==> exp/violet <==
Design milestone1, start of the top module:
module milestone1 (
		input logic clock,                    
		input logic Resetn,
		input logic Enable,
		output	logic [17:0] SRAM_address,
		output 	logic [15:0] SRAM_write_data,
		output	logic SRAM_we_n,
		input		logic [15:0] SRAM_read_data,
		output   logic M1_end
);
logic SRAM_ready;
M1_state_type state;
logic [17:0] U_address; 
logic [17:0] V_address;
logic [17:0] Y_address;
logic [17:0] RGB_address;
logic [63:0] U_values;  
logic [63:0] V_values; 
logic [31:0] Y_values;  
logic [63:0] temp_U;  
logic [63:0] temp_V;  
logic [31:0] temp_prime;  
logic [7:0] Uprime_values;  
logic [7:0] Vprime_values;  
logic [31:0] RGB_values;  
logic [7:0] redo, rede, greeno, greene, blueo, bluee;  
logic [31:0] red_calc, green_calc, blue_calc;  
logic [31:0] Uprime_odd;  
logic [31:0] Vprime_odd;  
logic FC_check;  
logic [7:0] some_counter;  
logic [7:0] pic_end;  
logic [31:0] mult_op1, mult_op2, mult_op3, mult_op4, mult_op5, mult_op6, Mult_result1, Mult_result2, Mult_result3;  
logic [63:0] Mult_result1_long, Mult_result2_long, Mult_result3_long;  
always_ff @(posedge clock or negedge Resetn) begin
	if (~Resetn) begin
		state <= S_M1_IDLE;
		SRAM_address <= 18'h00000;
		SRAM_write_data <= 16'h0000;
		SRAM_we_n <= 1'b1;
		U_address <= 18'd38400; 
		V_address <= 18'd57600;
		Y_address <= 18'h00000;
		RGB_address <= 18'd146944;
		U_values <= 64'b000000;
		V_values <= 64'b000000;
		Y_values <= 32'b00000;
		Uprime_values <= 16'b0000;
		Vprime_values <= 16'b0000;
		Uprime_odd <= 32'b00000;
		Vprime_odd <= 32'b00000;
		RGB_values <= 48'b000000;
		M1_end <= 1'b0;
		some_counter <= 8'b000;
		pic_end <= 8'b000;
		temp_U <= 64'b000000;
		temp_V <= 64'b000000;
		FC_check <= 1'b0;
		end 
		else begin
			case(state)
			S_M1_IDLE: begin
				if (Enable == 1 && pic_end != 240) begin
					U_values <= 64'b000000;
					V_values <= 64'b000000;
					Y_values <= 32'b00000;
					SRAM_we_n <= 1'b1;
					Uprime_values <= 16'b0000;
					Vprime_values <= 16'b0000;
					Uprime_odd <= 32'b00000;
					Vprime_odd <= 32'b00000;
					RGB_values <= 48'b000000;
					some_counter <= 8'h000;
  ...
clock: 18.3 ns
lec_check: 0
cap_margin: 20
core_margin: 2
core_utilization: 40
slew_margin: 20
run.sh (not shown) runs the stock make flow with config.mk's settings and CLKGATE_MAP_FILE=.
==> exp/nickel: changes against exp/violet <==
--- a/flow/config.mk
+++ b/flow/config.mk
@@ -8,4 +8,5 @@
 export CAP_MARGIN = 20
 export CORE_MARGIN = 2
-export CORE_UTILIZATION = 40
+export CORE_UTILIZATION = 62
+export GPL_TIMING_DRIVEN = 0
 export SLEW_MARGIN = 20
==> flow/constraint.sdc (replaced) <==
create_clock -name core_clock -period 20.0 [get_ports {clock}]
set_input_delay 4.0000 -clock core_clock [delete_from_list [all_inputs] [get_ports {clock}]]
set_output_delay 4.0000 -clock core_clock [all_outputs]
set_load 0.01 [all_outputs]
==> exp/umber: changes against exp/violet <==
--- a/flow/config.mk
+++ b/flow/config.mk
@@ -8,4 +8,7 @@
 export CAP_MARGIN = 20
 export CORE_MARGIN = 2
-export CORE_UTILIZATION = 40
+export CORE_UTILIZATION = 72
+export CTS_CLUSTER_DIAMETER = 45
+export CTS_CLUSTER_SIZE = 20
+export SETUP_SLACK_MARGIN = 3.55
 export SLEW_MARGIN = 20
==> flow/constraint.sdc (replaced) <==
create_clock -name core_clock -period 13.9 [get_ports {clock}]
set_input_delay 2.7800 -clock core_clock [delete_from_list [all_inputs] [get_ports {clock}]]
set_output_delay 2.7800 -clock core_clock [all_outputs]
set_load 0.01 [all_outputs]
==> comparison <==
- In exp/violet the design area is higher than in exp/nickel, by about 1%.
- exp/violet ran to the end with no violations. exp/umber died in global routing with GRT-0232. exp/nickel ran to the end with no violations.
- Of exp/violet and exp/nickel, exp/nickel has the higher core utilization (gap 23 points).
- Against exp/violet, the non-clock buffer count of exp/nickel is higher by 181.
- Against exp/violet, the critical path depth of exp/nickel is higher by 8.
- Die size: exp/violet is larger than exp/nickel (about 54%).
- Between exp/nickel and exp/violet, the lower first-iteration DRC count is in exp/violet (gap about 30%, measured against exp/violet).
- Of exp/nickel and exp/violet, exp/violet has the higher register-to-register slack (gap 0.17 ns).

* * *

==> v21 <==
milestone1 again, from the RTL that the note above started with.
clock: 20.1 ns
lec_check: 0
abc_area: 0
cap_margin: 5
cell_pad_in_sites_detail_placement: 1
cell_pad_in_sites_global_placement: 0
core_aspect_ratio: 1.74
core_margin: 2
core_utilization: 66
gpl_routability_driven: 1
hold_slack_margin: 0.22
place_density_lb_addon: 0.14
setup_slack_margin: 1.39
slew_margin: 30
==> v30: changes against v21 <==
==> flow/config.mk (replaced) <==
export PLATFORM = sky130hd
export DESIGN_NAME = milestone1
export DESIGN_NICKNAME = milestone1
export VERILOG_FILES = /design/flow/design.v
export SDC_FILE = /design/flow/constraint.sdc
export NUM_CORES = 4
export LEC_CHECK = 0
export ABC_AREA = 1
export CAP_MARGIN = 20
export CORE_MARGIN = 2
export CORE_UTILIZATION = 61
export SETUP_SLACK_MARGIN = 0.58
export SLEW_MARGIN = 20
==> flow/constraint.sdc (replaced) <==
create_clock -name core_clock -period 9.28 [get_ports {clock}]
set_input_delay 1.8560 -clock core_clock [delete_from_list [all_inputs] [get_ports {clock}]]
set_output_delay 1.8560 -clock core_clock [all_outputs]
set_load 0.01 [all_outputs]
==> v28: changes against v21 <==
==> flow/config.mk (replaced) <==
export PLATFORM = sky130hd
export DESIGN_NAME = milestone1
export DESIGN_NICKNAME = milestone1
export VERILOG_FILES = /design/flow/design.v
export SDC_FILE = /design/flow/constraint.sdc
export NUM_CORES = 4
export LEC_CHECK = 0
export ABC_AREA = 1
export CAP_MARGIN = 20
export CORE_MARGIN = 2
export CORE_UTILIZATION = 65
export SLEW_MARGIN = 20
==> flow/constraint.sdc (replaced) <==
create_clock -name core_clock -period 17.1 [get_ports {clock}]
set_input_delay 3.4200 -clock core_clock [delete_from_list [all_inputs] [get_ports {clock}]]
set_output_delay 3.4200 -clock core_clock [all_outputs]
set_load 0.01 [all_outputs]
==> flow_metrics.env <==
# physical design summary
export IMPL_failed_checks="negative setup slack"
export IMPL_synthCells=8560
export IMPL_syn_avg_cell_area_um2=8.02
export IMPL_setup_viol_count_final=88
export IMPL_yosysUniqueCellTypes=82
export IMPL_cts_resized_gates=397
export IMPL_status="finished with violations"
export IMPL_worst_slack_ps=-5450
export IMPL_yosys_top_cells_count="inv_1 (1953), nand2_1 (1557), fa_1 (941)"
export IMPL_yosys_cells=8560
export IMPL_xor_area_frac=0.0371
export IMPL_simple_gate_share=0.179
export IMPL_cts_made_buffers=47
export IMPL_rows=123
The numbers above come from v30.

==> flow_metrics.env <==
# source this file to load flow results
export IMPL_status="did not finish"
export IMPL_failed_stage="5_1_grt"
export IMPL_error="[ERROR GRT-0116] Global routing finished with congestion. Check the congestion regions in the DRC Viewer."
export IMPL_yosysUniqueCellTypes=110
export IMPL_yosys_top_cells_count="inv_1 (1239), fa_1 (941), nand2_1 (856)"
export IMPL_rows=152
export IMPL_cts_resized_gates=51
export IMPL_syn_avg_cell_area_um2=9.07
The numbers above come from v21.

==> flow_metrics.env <==
# physical design summary
export IMPL_yosys_cells=8560
export IMPL_synthCells=8560
export IMPL_io_buffer_count=54
export IMPL_status="timing/DRC/antenna clean"
export IMPL_setup_viol_count_final=0
export IMPL_yosys_top_cells_count="inv_1 (1953), nand2_1 (1557), fa_1 (941)"
export IMPL_syn_avg_cell_area_um2=8.02
export IMPL_hold_end="state[23]"
export IMPL_xor_area_frac=0.0371
export IMPL_cts_resized_gates=0
export IMPL_pre_cts_slack_ps=823
export IMPL_worst_slack_ps=964
export IMPL_rows=119
The numbers above come from v28.


* * *

==> try-yarrow <==
Starting RTL as in the previous note.
clock: 11.1 ns
lec_check: 0
abc_area: 1
cap_margin: 20
core_margin: 2
core_utilization: 72
cts_cluster_diameter: 243
cts_cluster_size: 72
max_routing_layer: met4
place_density_lb_addon: 0.01
setup_slack_margin: 3.29
slew_margin: 20
==> inputs of try-pepper, as changes to try-yarrow <==
Settings changed: CORE_UTILIZATION 72 to 65, CTS_CLUSTER_DIAMETER 243 to 206, CTS_CLUSTER_SIZE 72 to unset, MAX_ROUTING_LAYER met4 to unset, PLACE_DENSITY_LB_ADDON 0.01 to 0.05, SETUP_SLACK_MARGIN 3.29 to unset, TNS_END_PERCENT set to 80.
==> flow/constraint.sdc (replaced) <==
create_clock -name core_clock -period 12.0 [get_ports {clock}]
set_input_delay 2.4000 -clock core_clock [delete_from_list [all_inputs] [get_ports {clock}]]
set_output_delay 2.4000 -clock core_clock [all_outputs]
set_load 0.01 [all_outputs]
==> qor summary <==
item	try-yarrow	try-pepper
Top FF cell, synth	dfrtp_1	dfrtp_1
Worst Setup Slack post-DPL	-3.79 ns	-3.09 ns
Die footprint	97900 um^2	108000 um^2
Die Wd	313 um	329 um
Post-placement cell count	10700	10686
Number of I/O pins	55	55
Post-CTS Setup Bufs	85	47
Placed wire-length estimate after detailed placement	209000 um	203000 um
Outcome	stopped before the end	finished with violations
Failing step	global routing (5_1_grt)	-
Layout check failures	-	setup timing
Number of CTS-inserted buffers	10	51
Synthesized flop and latch total	478	478
Number of distinct standard cells referenced by the synthesized netlist	82	82
Hold_buf cts	0	0
# H-tree levels	1	2
Floorplan core density	72.5%	65.4%
Instance area after placement	78600 um^2	77400 um^2
Post-CTS Resized	399	221
Die height	313 um	329 um
Weighted congestion at the end of routability-driven global placement	1.16	1.05
Core region area	94700 um^2	105000 um^2
Standard-cell row count	113	119

* * *

==> exp/xenon: inputs <==
Starting RTL as in the previous note.
Settings: LEC_CHECK=0, ABC_AREA=1, CAP_MARGIN=20, CORE_ASPECT_RATIO=1.71, CORE_MARGIN=2, CORE_UTILIZATION=72, CTS_CLUSTER_DIAMETER=243, CTS_CLUSTER_SIZE=72, MAX_ROUTING_LAYER=met4, PLACE_DENSITY_LB_ADDON=0.04, SETUP_SLACK_MARGIN=3.29, SLEW_MARGIN=20, TNS_END_PERCENT=5; clock period 11.1 ns.
==> exp/raven: changes against exp/xenon <==
==> flow/config.mk (replaced) <==
export PLATFORM = sky130hd
export DESIGN_NAME = milestone1
export DESIGN_NICKNAME = milestone1
export VERILOG_FILES = /design/flow/design.v
export SDC_FILE = /design/flow/constraint.sdc
export NUM_CORES = 4
export LEC_CHECK = 0
export ABC_AREA = 1
export CAP_MARGIN = 20
export CORE_MARGIN = 2
export CORE_UTILIZATION = 70
export SLEW_MARGIN = 20
==> flow/constraint.sdc (replaced) <==
create_clock -name core_clock -period 15.1 [get_ports {clock}]
set_input_delay 3.0200 -clock core_clock [delete_from_list [all_inputs] [get_ports {clock}]]
set_output_delay 3.0200 -clock core_clock [all_outputs]
set_load 0.01 [all_outputs]
==> exp/amber: changes against exp/xenon <==
==> flow/config.mk (replaced) <==
export PLATFORM = sky130hd
export DESIGN_NAME = milestone1
export DESIGN_NICKNAME = milestone1
export VERILOG_FILES = /design/flow/design.v
export SDC_FILE = /design/flow/constraint.sdc
export NUM_CORES = 4
export LEC_CHECK = 0
export CAP_MARGIN = 20
export CORE_MARGIN = 2
export CORE_UTILIZATION = 65
export SLEW_MARGIN = 20
==> flow/constraint.sdc (replaced) <==
create_clock -name core_clock -period 13.3 [get_ports {clock}]
set_input_delay 2.6600 -clock core_clock [delete_from_list [all_inputs] [get_ports {clock}]]
set_output_delay 2.6600 -clock core_clock [all_outputs]
set_load 0.01 [all_outputs]
==> comparison table <==
quantity                                                                       exp/xenon                                    exp/raven        exp/amber
Final-report max-slew violation count                                                  -                                            2                0
Overall die width                                                          240.2 microns                                317.2 microns    322.3 microns
Distinct cell type count after synthesis                                              82                                           82              110
Count of buffers not belonging to the clock network in the layout                      -                                          479              955
Largest clock skew in the final design                                                 -                                   0.05193 ns       0.03778 ns
Max-capacitance violation count                                                        -                                            1                0
Multi-input gate area in the final layout                                              -                                  49530 sq um      50160 sq um
Number of violations reported at the end of detailed-routing iteration 0               -                                        10440             6949
Crit path DRT                                                                          -                                     15.60 ns         13.78 ns
Uppermost layer routed                                                                 -                                         met5             met5
Yosys synthesis chip area                                                    68670 sq um                                  68670 sq um      65840 sq um
RR Startpoint                                                                          -                                    state[21]     U_values[56]
Post-route DRC                                                                         -                                            0                0
Outcome                                                                   did not finish                              failed layout checks  failed layout checks
Last stage reached                                                        global routing                                            -                -
Reasons for failing layout checks                                                      -  capacitance limit, slew limit, setup timing     setup timing
OpenROAD warnings                                                                      -                                           44               43
Buf+Inv Stages, Crit Path                                                              -                                           14               14
Count of placed standard cells including taps                                      10760                                        10070             9184
Area of the die                                                              97950 sq um                                 100600 sq um     103800 sq um
Crit path arrival time                                                                 -                                     16.80 ns         16.09 ns
First-pass iteration count of the detailed router                                      -                                           17                9
Post-placement cell area                                                     78620 sq um                                  72820 sq um      73340 sq um

* * *

==> 12-10: inputs <==
Starting RTL as in the previous note.
==> flow/design.v (excerpt) <==
module milestone1 (
		input logic clock,                    
		input logic Resetn,
		input logic Enable,
		output	logic [17:0] SRAM_address,
		output 	logic [15:0] SRAM_write_data,
		output	logic SRAM_we_n,
		input		logic [15:0] SRAM_read_data,
		output   logic M1_end
);
Settings: LEC_CHECK=0, ABC_AREA=0, CAP_MARGIN=20, CELL_PAD_IN_SITES_DETAIL_PLACEMENT=0, CELL_PAD_IN_SITES_GLOBAL_PLACEMENT=2, CORE_MARGIN=5, CORE_UTILIZATION=40, GPL_TIMING_DRIVEN=1, HOLD_SLACK_MARGIN=0.05, MAX_ROUTING_LAYER=met5, MIN_ROUTING_LAYER=met2, PLACE_DENSITY_LB_ADDON=0.18, SLEW_MARGIN=20; clock period 22.9 ns.
==> 06-02: changes against 12-10 <==
- ABC_AREA: 0 -> 1
- CELL_PAD_IN_SITES_DETAIL_PLACEMENT: 0 -> not set
- CELL_PAD_IN_SITES_GLOBAL_PLACEMENT: 2 -> not set
- CORE_MARGIN: 5 -> 2
- CORE_UTILIZATION: 40 -> 70
- GPL_TIMING_DRIVEN: 1 -> not set
- HOLD_SLACK_MARGIN: 0.05 -> not set
- MAX_ROUTING_LAYER: met5 -> not set
- MIN_ROUTING_LAYER: met2 -> not set
- PLACE_DENSITY_LB_ADDON: 0.18 -> not set
==> flow/constraint.sdc (replaced) <==
create_clock -name core_clock -period 15.4 [get_ports {clock}]
set_input_delay 3.0800 -clock core_clock [delete_from_list [all_inputs] [get_ports {clock}]]
set_output_delay 3.0800 -clock core_clock [all_outputs]
set_load 0.01 [all_outputs]
==> 01-08: changes against 12-10 <==
- ABC_AREA: 0 -> not set
- CELL_PAD_IN_SITES_DETAIL_PLACEMENT: 0 -> 2
- CELL_PAD_IN_SITES_GLOBAL_PLACEMENT: 2 -> not set
- CORE_ASPECT_RATIO: not set -> 1.08
- CORE_MARGIN: 5 -> 7
- CORE_UTILIZATION: 40 -> 38
- GPL_ROUTABILITY_DRIVEN: not set -> 1
- HOLD_SLACK_MARGIN: 0.05 -> not set
- MIN_ROUTING_LAYER: met2 -> met1
- PLACE_DENSITY_LB_ADDON: 0.18 -> not set
- SETUP_SLACK_MARGIN: not set -> -0.1
- TNS_END_PERCENT: not set -> 75
==> flow/constraint.sdc (replaced) <==
create_clock -name core_clock -period 24.2 [get_ports {clock}]
set_input_delay 4.8400 -clock core_clock [delete_from_list [all_inputs] [get_ports {clock}]]
set_output_delay 4.8400 -clock core_clock [all_outputs]
set_load 0.01 [all_outputs]
==> results <==
item                                                                                  01-08                   12-10                     06-02
Outcome                                                                      finished clean          finished clean            finished clean
Initial detailed-routing violation count                                              7,559                   13.2k                     8,685
Number of post-CTS setup repair buffers                                                   0                       0                         2
Number of warning messages in the logs                                                   42                      40                        44
Combinational Area                                                              48,300 um^2             48,300 um^2               48,900 um^2
Die X                                                                                415 um                  416 um                    317 um
Total cells reported by yosys after synthesis                                         7,261                   7,261                     8,560
Launch point of the worst hold path                                      state[7]$_DFF_PN0_     state[13]$_DFF_PN0_       state[16]$_DFF_PN0_
Instance count of the mapped netlist                                                  7,261                   7,261                     8,560
Pre-placement core utilization                                                        38.3%                   40.4%                     70.8%
Cell type of the slowest stage on the worst timing path               sky130_fd_sc_hd__ha_1  sky130_fd_sc_hd__or4_1  sky130_fd_sc_hd__dfrtp_1
Area after DPL                                                                  69,000 um^2             69,100 um^2               72,300 um^2
Ao+oa area frac                                                                       14.6%                   14.6%                     9.97%
Global-route wire length before repair                                           534,000 um              384,000 um                366,000 um
Maximum net fanout on the critical path                                                  16                      16                         6
Fraction of post-synthesis cell area in the top cell type by area                     28.6%                   28.6%                     27.4%
Launch point of the worst reg-to-reg path                          V_values[57]$_DFFE_PN0P_      state[1]$_DFF_PN0_  U_values[61]$_DFFE_PN0P_
Cts repair resizes                                                                        0                       0                         6
